==> job 6113: inputs <==
## lc4_core
module lc4_core
   (input  wire        clk,
    input  wire        rst,
    output wire [15:0] o_cur_pc,
    input  wire [15:0] i_cur_insn,
    output wire [15:0] o_dmem_addr,
    input  wire [15:0] i_cur_dmem_data,
    output wire        o_dmem_we,
    output wire [15:0] o_dmem_towrite,
    output wire [1:0]  test_stall,
    output wire [15:0] test_cur_pc,
    output wire [15:0] test_cur_insn,
    output wire        test_regfile_we,
    output wire [2:0]  test_regfile_wsel,
    output wire [15:0] test_regfile_data,
    output wire        test_nzp_we,
    output wire [2:0]  test_nzp_new_bits,
    output wire        test_dmem_we,
    output wire [15:0] test_dmem_addr,
    output wire [15:0] test_dmem_data
    );
Settings: LEC_CHECK=0, CAP_MARGIN=20, CORE_MARGIN=2, CORE_UTILIZATION=72, CTS_CLUSTER_DIAMETER=172, CTS_CLUSTER_SIZE=24, GPL_ROUTABILITY_DRIVEN=1, GPL_TIMING_DRIVEN=1, HOLD_SLACK_MARGIN=-0.1, MAX_ROUTING_LAYER=met4, PLACE_DENSITY_LB_ADDON=0.24, SETUP_SLACK_MARGIN=5.0, SLEW_MARGIN=40; clock period 35.8 ns.
run.sh (not shown) runs the stock make flow with config.mk's settings and CLKGATE_MAP_FILE=.
==> job 7055 (differences from job 6113) <==
Settings changed: CORE_UTILIZATION 72 to 58, CTS_CLUSTER_DIAMETER 172 to not set, CTS_CLUSTER_SIZE 24 to not set, GPL_ROUTABILITY_DRIVEN 1 to not set, GPL_TIMING_DRIVEN 1 to not set, HOLD_SLACK_MARGIN -0.1 to not set, MAX_ROUTING_LAYER met4 to not set, PLACE_DENSITY_LB_ADDON 0.24 to not set, SETUP_SLACK_MARGIN 5.0 to not set, SLEW_MARGIN 40 to 20.
==> flow/constraint.sdc (replaced) <==
create_clock -name core_clock -period 21.7 [get_ports {clk}]
set_input_delay 4.3400 -clock core_clock [delete_from_list [all_inputs] [get_ports {clk}]]
set_output_delay 4.3400 -clock core_clock [all_outputs]
set_load 0.01 [all_outputs]
==> Flow_metrics.wiki <==
== Flow metrics ==
{| class="wikitable"
! Metric !! Value
|-
| Result of the run || stopped before the end
|-
| Failed at || global routing
|-
| First logged error message || [ERROR GRT-0116] Global routing finished with congestion. Check the congestion regions in the DRC Viewer.
|-
| Met2 GRT Util || 92.4%
|-
| Std cell rows || roughly 92
|-
| H-tree levels || 1
|-
| Half-perimeter wire length of the detailed placement result || 128 mm
|-
| Grt total ovfl || 164
|-
| Layer with the highest usage after global routing || met2
|-
| Post-CTS Setup Bufs || about 320
|-
| Number of cells after detailed placement || 7027
|-
| Last weighted congestion value of the routability-driven placer || 1.29
|-
| Clock buffers created by TritonCTS || 25
|}
[end of results for job 6113]
==> Flow_metrics.wiki <==
== Flow metrics ==
{| class="wikitable"
! Metric !! Value
|-
| Result of the run || stopped before the end
|-
| Failed at || global routing
|-
| Clock buffers created by TritonCTS || 46
|-
| Number of enable flip-flop cells || 0
|-
| Half-perimeter wire length of the detailed placement result || 160 mm
|-
| Std cell rows || 103
|-
| Pre-CTS setup slack || -12.70 ns
|-
| Number of instances in the synthesized netlist || 6209
|-
| Last weighted congestion value of the routability-driven placer || 1.13
|-
| Number of cells after detailed placement || 8221
|-
| Port Buffers || 173
|-
| Prevailing post-synth register cell || dfxtp_1
|}
[end of results for job 7055]

========
==> inputs of wip/amber <==
lc4_core again, from the RTL that the note above started with.
clock: 66.8 ns
lec_check: 0
cap_margin: 20
cell_pad_in_sites_detail_placement: 2
core_margin: 2
core_utilization: 23
cts_cluster_diameter: 315
gpl_routability_driven: 0
place_density_lb_addon: 0.29
setup_slack_margin: -2.0
slew_margin: 20
==> wip/willow (differences from wip/amber) <==
- CELL_PAD_IN_SITES_DETAIL_PLACEMENT: 2 -> default
- CORE_UTILIZATION: 23 -> 40
- CTS_CLUSTER_DIAMETER: 315 -> default
- GPL_ROUTABILITY_DRIVEN: 0 -> default
- GPL_TIMING_DRIVEN: default -> 0
- PLACE_DENSITY_LB_ADDON: 0.29 -> default
- SETUP_SLACK_MARGIN: -2.0 -> default
- TNS_END_PERCENT: default -> 20
==> flow/constraint.sdc (replaced) <==
create_clock -name core_clock -period 40.0 [get_ports {clk}]
set_input_delay 8.0000 -clock core_clock [delete_from_list [all_inputs] [get_ports {clk}]]
set_output_delay 8.0000 -clock core_clock [all_outputs]
set_load 0.01 [all_outputs]
==> out/qor.csv <==
metric,value,unit
clk_pin_slew,60,ps
r2r_end,proc.nzp_reg_M.state[0]$_SDFF_PP0_,
post-place-cells,7914,
vias_per_cell,6.181,
min-delay-start,proc.stall_reg_X.state[1]$_SDFF_PP1_,
placed_area,0.05011,mm2
fin_crit_sh,0.9688,
status,"complete, no violations",
drtIter0Drc,5646,
die_w,343.2,um
That was wip/willow.
==> out/qor.csv <==
metric,value,unit
drtIter0Drc,4845,
clk_pin_slew,70,ps
placed_area,0.05080,mm2
post-place-cells,8796,
cpLargestDelayFamily,AND-OR/OR-AND gates,
rsz0062_at_grt,no,
die_w,451.4,um
min-delay-start,proc.select_pc_plus_one_reg_X.state$_SDFF_PP0_,
fin_crit_sh,0.7139,
status,"complete, no violations",
That was wip/amber.

========
==> sierra <==
Starting RTL as in the previous note.
make LEC_CHECK=0 ABC_AREA=1 CAP_MARGIN=20 CORE_MARGIN=2 CORE_UTILIZATION=58 CTS_CLUSTER_SIZE=98 GPL_ROUTABILITY_DRIVEN=1 GPL_TIMING_DRIVEN=1 HOLD_SLACK_MARGIN=0.3 PLACE_DENSITY=0.41 SETUP_SLACK_MARGIN=0.56 SLEW_MARGIN=20 TNS_END_PERCENT=5 finish   # period 22.2 ns
==> inputs of raven, as changes to sierra <==
Settings changed: CORE_UTILIZATION 58 to 68, CTS_CLUSTER_SIZE 98 to 42, HOLD_SLACK_MARGIN 0.3 to not set, MAX_ROUTING_LAYER set to met4, PLACE_DENSITY 0.41 to 0.6, SETUP_SLACK_MARGIN 0.56 to not set.
==> flow/constraint.sdc (replaced) <==
create_clock -name core_clock -period 31.4 [get_ports {clk}]
set_input_delay 6.2800 -clock core_clock [delete_from_list [all_inputs] [get_ports {clk}]]
set_output_delay 6.2800 -clock core_clock [all_outputs]
set_load 0.01 [all_outputs]
==> results.cfg <==
; implementation run metrics
[die]
floorplan.initialDensity = 0.689
chipArea_mm2 = 0.0647
core_footprint_mm2 = 0.0618
die_height_um = 254
die_width_um = 254
num_rows = 91

[grt]
use_met1 = 0.736
global_route.usage.total = 0.718
use_met2 = 0.869

[outcome]
toolErrorMsg = [ERROR GRT-0232] Routing congestion too high. Check the congestion heatmap in the GUI.
status = stopped before the end
outcome.stop_stage = 5_1_grt

[cts]
post_cts_buffers = 12
postCtsResizedCells = 75

[place]
placement.cell_area_mm2 = 0.0482
dp_hpwl_mm = 117
pre_cts_ws_ns = -1.47
(the above is from raven)
==> results.cfg <==
; implementation run metrics
[outcome]
status = finished with violations
layout.failed_checks = negative setup slack

[cts]
post_cts_buffers = 88
postCtsResizedCells = 185

[timing]
setup_viol_count_final = 38
final_critical_path_setup_slack_ns = -9.39

[die]
chipArea_mm2 = 0.0757
floorplan.initialDensity = 0.585
die_height_um = 275
core_footprint_mm2 = 0.0728
num_rows = 99

[grt]
use_met2 = 0.739
global_route.usage.total = 0.448

[place]
placement.cell_area_mm2 = 0.0519
dp_hpwl_mm = 126
pre_cts_ws_ns = -9.28

[critical_path]
critical-path-slowest-cell = sky130_fd_sc_hd__fa_2
(the above is from sierra)

========
==> job 9126 <==
lc4_core again, from the RTL that the note above started with.
Settings: LEC_CHECK=0, ABC_AREA=1, CAP_MARGIN=20, CORE_MARGIN=2, CORE_UTILIZATION=72, CTS_CLUSTER_DIAMETER=375, CTS_CLUSTER_SIZE=97, PLACE_DENSITY=0.37, SLEW_MARGIN=20; clock period 21.6 ns.
==> job 6924 (differences from job 9126) <==
--- a/flow/config.mk
+++ b/flow/config.mk
@@ -10,6 +10,6 @@
 export CORE_MARGIN = 2
-export CORE_UTILIZATION = 72
-export CTS_CLUSTER_DIAMETER = 375
-export CTS_CLUSTER_SIZE = 97
-export PLACE_DENSITY = 0.37
+export CORE_UTILIZATION = 58
+export CTS_CLUSTER_DIAMETER = 262
+export SETUP_SLACK_MARGIN = 5.0
 export SLEW_MARGIN = 20
+export TNS_END_PERCENT = 5
==> flow/constraint.sdc (replaced) <==
create_clock -name core_clock -period 25.6 [get_ports {clk}]
set_input_delay 5.1200 -clock core_clock [delete_from_list [all_inputs] [get_ports {clk}]]
set_output_delay 5.1200 -clock core_clock [all_outputs]
set_load 0.01 [all_outputs]
==> results.ini <==
[outcome]
status = complete, but fails checks
so_faults = negative setup slack

[final_timing]
setup_slack_ps = -5830
setup_viol = 38

[global_routing]
grt_usage = 0.445

The numbers above come from job 6924.

==> results.ini <==
[outcome]
flow.stopped_at = 5_1_grt
status = stopped before the end
error = [ERROR GRT-0116] Global routing finished with congestion. Check the congestion regions in the DRC Viewer.

[global_routing]
grt_usage = 0.882

The numbers above come from job 9126.


========
==> exp/amber <==
Starting RTL as in the previous note.
Settings: LEC_CHECK=0, ABC_AREA=1, CAP_MARGIN=20, CORE_MARGIN=2, CORE_UTILIZATION=64, CTS_CLUSTER_SIZE=98, GPL_ROUTABILITY_DRIVEN=1, GPL_TIMING_DRIVEN=1, MAX_ROUTING_LAYER=met4, PLACE_DENSITY=0.47, SLEW_MARGIN=20, TNS_END_PERCENT=5; clock period 31.4 ns.
==> exp/garnet (differences from exp/amber) <==
ABC_AREA = unset   (was 1)
CORE_UTILIZATION = 15   (was 64)
CTS_CLUSTER_SIZE = unset   (was 98)
GPL_ROUTABILITY_DRIVEN = unset   (was 1)
GPL_TIMING_DRIVEN = unset   (was 1)
MAX_ROUTING_LAYER = unset   (was met4)
PLACE_DENSITY = unset   (was 0.47)
TNS_END_PERCENT = unset   (was 5)
==> flow/constraint.sdc (replaced) <==
create_clock -name core_clock -period 39.0 [get_ports {clk}]
set_input_delay 7.8000 -clock core_clock [delete_from_list [all_inputs] [get_ports {clk}]]
set_output_delay 7.8000 -clock core_clock [all_outputs]
set_load 0.01 [all_outputs]
==> results <==
                                                                                     exp/amber                       exp/garnet
Via-to-Cell Ratio                                                                        6.556                            4.557
N_diodes                                                                                    37                                6
Actual transition at the worst max-transition pin                                     1.165 ns                         1.191 ns
Post-route cell area                                                                 53580 µm²                        55530 µm²
Count of mapped cells out of synthesis                                                    6351                             6209
Core footprint                                                                       65860 µm²                       305600 µm²
Largest net degree at the start of global routing                                          142                              167
Hold wc startpoint                                                      proc.pc_reg_M.state[5]  proc.pc_plus_one_reg_M.state[2]
Final wirelength                                                                     195200 µm                        211400 µm
Post-route clock skew                                                               0.06415 ns                       0.05929 ns
M1 WL                                                                                 63210 µm                         89160 µm
Total cell area at the placement stage                                               49820 µm²                        53330 µm²
Filler cell count in the final layout                                                     4091                            34560
Outcome                                                             complete, but fails checks         timing/DRC/antenna clean
Violated checks                                                           negative setup slack                                -
Register clock-pin slew on the reported worst setup and hold paths                     0.07 ns                          0.06 ns
Upper clock frequency limit                                                        0.02879 GHz                      0.02713 GHz
R2R depth                                                                                  261                              154

========
==> inputs of run H <==
lc4_core again, from the RTL that the note above started with.
Design lc4_core, start of the top module:
module lc4_core
   (input  wire        clk,
    input  wire        rst,
    output wire [15:0] o_cur_pc,
    input  wire [15:0] i_cur_insn,
    output wire [15:0] o_dmem_addr,
    input  wire [15:0] i_cur_dmem_data,
    output wire        o_dmem_we,
    output wire [15:0] o_dmem_towrite,
    output wire [1:0]  test_stall,
    output wire [15:0] test_cur_pc,
    output wire [15:0] test_cur_insn,
    output wire        test_regfile_we,
    output wire [2:0]  test_regfile_wsel,
    output wire [15:0] test_regfile_data,
    output wire        test_nzp_we,
    output wire [2:0]  test_nzp_new_bits,
    output wire        test_dmem_we,
    output wire [15:0] test_dmem_addr,
    output wire [15:0] test_dmem_data
    );
export LEC_CHECK = 0
export ABC_AREA = 1
export CAP_MARGIN = 20
export CORE_MARGIN = 2
export CORE_UTILIZATION = 57
export CTS_CLUSTER_SIZE = 98
export GPL_ROUTABILITY_DRIVEN = 1
export GPL_TIMING_DRIVEN = 1
export HOLD_SLACK_MARGIN = 0.28
export PLACE_DENSITY = 0.47
export SETUP_SLACK_MARGIN = -0.98
export SLEW_MARGIN = 20
create_clock -name core_clock -period 21.7 [get_ports {clk}]
==> inputs of run B, as changes to run H <==
- ABC_AREA: 1 -> default
- CORE_UTILIZATION: 57 -> 66
- CTS_CLUSTER_SIZE: 98 -> default
- GPL_ROUTABILITY_DRIVEN: 1 -> default
- GPL_TIMING_DRIVEN: 1 -> default
- HOLD_SLACK_MARGIN: 0.28 -> default
- MAX_ROUTING_LAYER: default -> met4
- PLACE_DENSITY: 0.47 -> default
- SETUP_SLACK_MARGIN: -0.98 -> default
- TNS_END_PERCENT: default -> 5
==> flow/constraint.sdc (replaced) <==
create_clock -name core_clock -period 26.9 [get_ports {clk}]
set_input_delay 5.3800 -clock core_clock [delete_from_list [all_inputs] [get_ports {clk}]]
set_output_delay 5.3800 -clock core_clock [all_outputs]
set_load 0.01 [all_outputs]
==> qor summary <==
quantity                                                            run H                     run B
Status                                                    failed layout checks    stopped before the end
Last stage reached                                                      -  global routing (5_1_grt)
Reasons for failing layout checks                    negative setup slack                         -
Initial cell density of the core                                    0.574                     0.669
Total die area                                                0.0770 mm^2               0.0719 mm^2
Post-synth top area share                                           0.242                     0.224
Placement Rows                                                        100                        96
Resized cells post-CTS                                                331                       121
# Post-CTS Setup Buffers                                              220                        30
Inserted Clock Buffers                                                 51                        45
Chip area estimate from yosys synthesis                       0.0426 mm^2               0.0460 mm^2
Vertical die size                                                  277 um                    268 um
Mux cell area share                                               0.00117                    0.0320
Final RePlAce weighted congestion                                    1.05                      1.21
Post-Synthesis Cell Area                                      0.0426 mm^2               0.0460 mm^2
Xor/xnor share of the synthesized area                             0.0351                    0.0448
AND-OR/OR-AND Cells, Area Fraction                                  0.214                     0.251
Post-synthesis cell count from yosys                                6,351                     6,209
Post-Synth Adder-Cell Area                                          0.164                     0.152
Synth Instances                                                     6,351                     6,209
Half-perimeter wire length after detailed placement            128,000 um                148,000 um
Simple-gate area share of the yosys netlist                         0.229                     0.236
Cell area after placement                                     0.0526 mm^2               0.0567 mm^2

========
==> v1 <==
lc4_core again, from the RTL that the note above started with.
// lc4_core
module lc4_core
   (input  wire        clk,
    input  wire        rst,
    output wire [15:0] o_cur_pc,
    input  wire [15:0] i_cur_insn,
    output wire [15:0] o_dmem_addr,
    input  wire [15:0] i_cur_dmem_data,
    output wire        o_dmem_we,
    output wire [15:0] o_dmem_towrite,
    output wire [1:0]  test_stall,
    output wire [15:0] test_cur_pc,
    output wire [15:0] test_cur_insn,
    output wire        test_regfile_we,
    output wire [2:0]  test_regfile_wsel,
    output wire [15:0] test_regfile_data,
    output wire        test_nzp_we,
    output wire [2:0]  test_nzp_new_bits,
    output wire        test_dmem_we,
    output wire [15:0] test_dmem_addr,
    output wire [15:0] test_dmem_data
    );
make LEC_CHECK=0 ABC_AREA=1 CAP_MARGIN=20 CORE_MARGIN=2 CORE_UTILIZATION=61 CTS_CLUSTER_DIAMETER=358 CTS_CLUSTER_SIZE=59 GPL_ROUTABILITY_DRIVEN=1 GPL_TIMING_DRIVEN=1 PLACE_DENSITY=0.54 SETUP_SLACK_MARGIN=5.0 SLEW_MARGIN=20 finish   # period 35.5 ns
==> v9 (differences from v1) <==
CORE_UTILIZATION = 57   (was 61)
CTS_CLUSTER_DIAMETER = unset   (was 358)
CTS_CLUSTER_SIZE = 98   (was 59)
MAX_ROUTING_LAYER = met4   (was unset)
PLACE_DENSITY = 0.47   (was 0.54)
TNS_END_PERCENT = 5   (was unset)
==> flow/constraint.sdc (replaced) <==
create_clock -name core_clock -period 21.7 [get_ports {clk}]
set_input_delay 4.3400 -clock core_clock [delete_from_list [all_inputs] [get_ports {clk}]]
set_output_delay 4.3400 -clock core_clock [all_outputs]
set_load 0.01 [all_outputs]
==> summary of the runs <==
Synthesized cell count is the same in v1 and v9.
In area after synthesis, v1 and v9 do not differ.
Of v9 and v1, v9 has the higher die area (gap about 7%, measured against v1).
v1 aborted during 5_1_grt (GRT-0232). v9 finished but fails on setup timing.
